job 9029:
==> flow/design.v (excerpt) <==
module std_fp_smult_pipe #(
    parameter WIDTH = 32,
    parameter INT_WIDTH = 16,
    parameter FRAC_WIDTH = 16
) (
    input  [WIDTH-1:0]              left,
    input  [WIDTH-1:0]              right,
    input  logic                    reset,
    input  logic                    go,
    input  logic                    clk,
    output logic [WIDTH-1:0]        out,
    output logic                    done
);
For scale: roughly 34000 um^2 of cells after synthesis.
clock: 7.5 ns
lec_check: 0
abc_area: 1
cap_margin: 0
core_margin: 2
core_utilization: 30
cts_cluster_diameter: 332
cts_cluster_size: 62
hold_slack_margin: -0.07
place_density: 0.88
slew_margin: 0
run.sh (not shown) runs the stock make flow with config.mk's settings and CLKGATE_MAP_FILE=.
diff inputs: job 9029 => job 7236
# job 9029
export LEC_CHECK = 0
export ABC_AREA = 1
export CAP_MARGIN = 0
export CORE_MARGIN = 2
export CORE_UTILIZATION = 30
export CTS_CLUSTER_DIAMETER = 332
export CTS_CLUSTER_SIZE = 62
export HOLD_SLACK_MARGIN = -0.07
export PLACE_DENSITY = 0.88
export SLEW_MARGIN = 0
create_clock -name core_clock -period 7.5 [get_ports {clk}]
# job 7236
export LEC_CHECK = 0
export ABC_AREA = 1
export CAP_MARGIN = 0
export CORE_MARGIN = 2
export CORE_UTILIZATION = 40
export CTS_CLUSTER_DIAMETER = 332
export CTS_CLUSTER_SIZE = 46
export HOLD_SLACK_MARGIN = -0.07
export SLEW_MARGIN = 0
create_clock -name core_clock -period 7.5 [get_ports {clk}]
[summary]
Cell area delta for job 7236 relative to job 9029: 310 um^2 lower. Between job 9029 and job 7236, the difference in reported combinational group power is negligible. In the reports for job 9029 and job 7236, the smaller critical path arrival belongs to job 7236. Going from job 9029 to job 7236, routed metal-1 wirelength rose by about 17%, post-route core utilization rose by 11 points.
#### Input delta (job 7178 over job 7236)
# job 7236
export LEC_CHECK = 0
export ABC_AREA = 1
export CAP_MARGIN = 0
export CORE_MARGIN = 2
export CORE_UTILIZATION = 40
export CTS_CLUSTER_DIAMETER = 332
export CTS_CLUSTER_SIZE = 46
export HOLD_SLACK_MARGIN = -0.07
export SLEW_MARGIN = 0
create_clock -name core_clock -period 7.5 [get_ports {clk}]
# job 7178
export LEC_CHECK = 0
export ABC_AREA = 0
export CAP_MARGIN = 20
export CELL_PAD_IN_SITES_DETAIL_PLACEMENT = 2
export CELL_PAD_IN_SITES_GLOBAL_PLACEMENT = 0
export CORE_MARGIN = 9
export CORE_UTILIZATION = 26
export CTS_CLUSTER_SIZE = 53
export GPL_TIMING_DRIVEN = 0
export MAX_ROUTING_LAYER = met4
export SLEW_MARGIN = 20
export TNS_END_PERCENT = 25
create_clock -name core_clock -period 7.5 [get_ports {clk}]
Results
- Between job 7236 and job 7178, the insertion delay of the later-clocked pin in the worst-skew pair is lower for job 7236.
- Job 7178 ended with more clock transition at the registers of the reported paths than job 7236.
- Well-tap cell count, job 7236 and job 7178: higher on job 7178
- From the logs: job 7178 reached the end of the flow and failed the layout checks with negative setup slack.
- The final layout from job 7236, which completed every stage, passed the timing, DRC and antenna checks at the end of the flow.
- | share of the yosys chip area belonging to registers | lower: job 7236 |
Modified inputs, job 2049 compared to job 7178
# job 7178
export LEC_CHECK = 0
export ABC_AREA = 0
export CAP_MARGIN = 20
export CELL_PAD_IN_SITES_DETAIL_PLACEMENT = 2
export CELL_PAD_IN_SITES_GLOBAL_PLACEMENT = 0
export CORE_MARGIN = 9
export CORE_UTILIZATION = 26
export CTS_CLUSTER_SIZE = 53
export GPL_TIMING_DRIVEN = 0
export MAX_ROUTING_LAYER = met4
export SLEW_MARGIN = 20
export TNS_END_PERCENT = 25
create_clock -name core_clock -period 7.5 [get_ports {clk}]
# job 2049
export LEC_CHECK = 0
export ABC_AREA = 1
export CAP_MARGIN = 0
export CORE_MARGIN = 2
export CORE_UTILIZATION = 57
export CTS_CLUSTER_DIAMETER = 332
export CTS_CLUSTER_SIZE = 87
export HOLD_SLACK_MARGIN = -0.07
export PLACE_DENSITY = 0.37
export SLEW_MARGIN = 0
create_clock -name core_clock -period 7.5 [get_ports {clk}]
Notes after the runs:
Job 2049 reached the end of the flow, and the finished layout is clean on the timing, DRC and antenna checks.
Area growth from synthesis to layout in job 2049 is 8.8 points below job 7178.
Job 7178 was larger in final cell area than job 2049.
The final reports for job 2049 and job 7178 show area share of buffers outside the clock network lower in the former.
Power figures rest on the tool's default switching activity, not on a simulated workload.
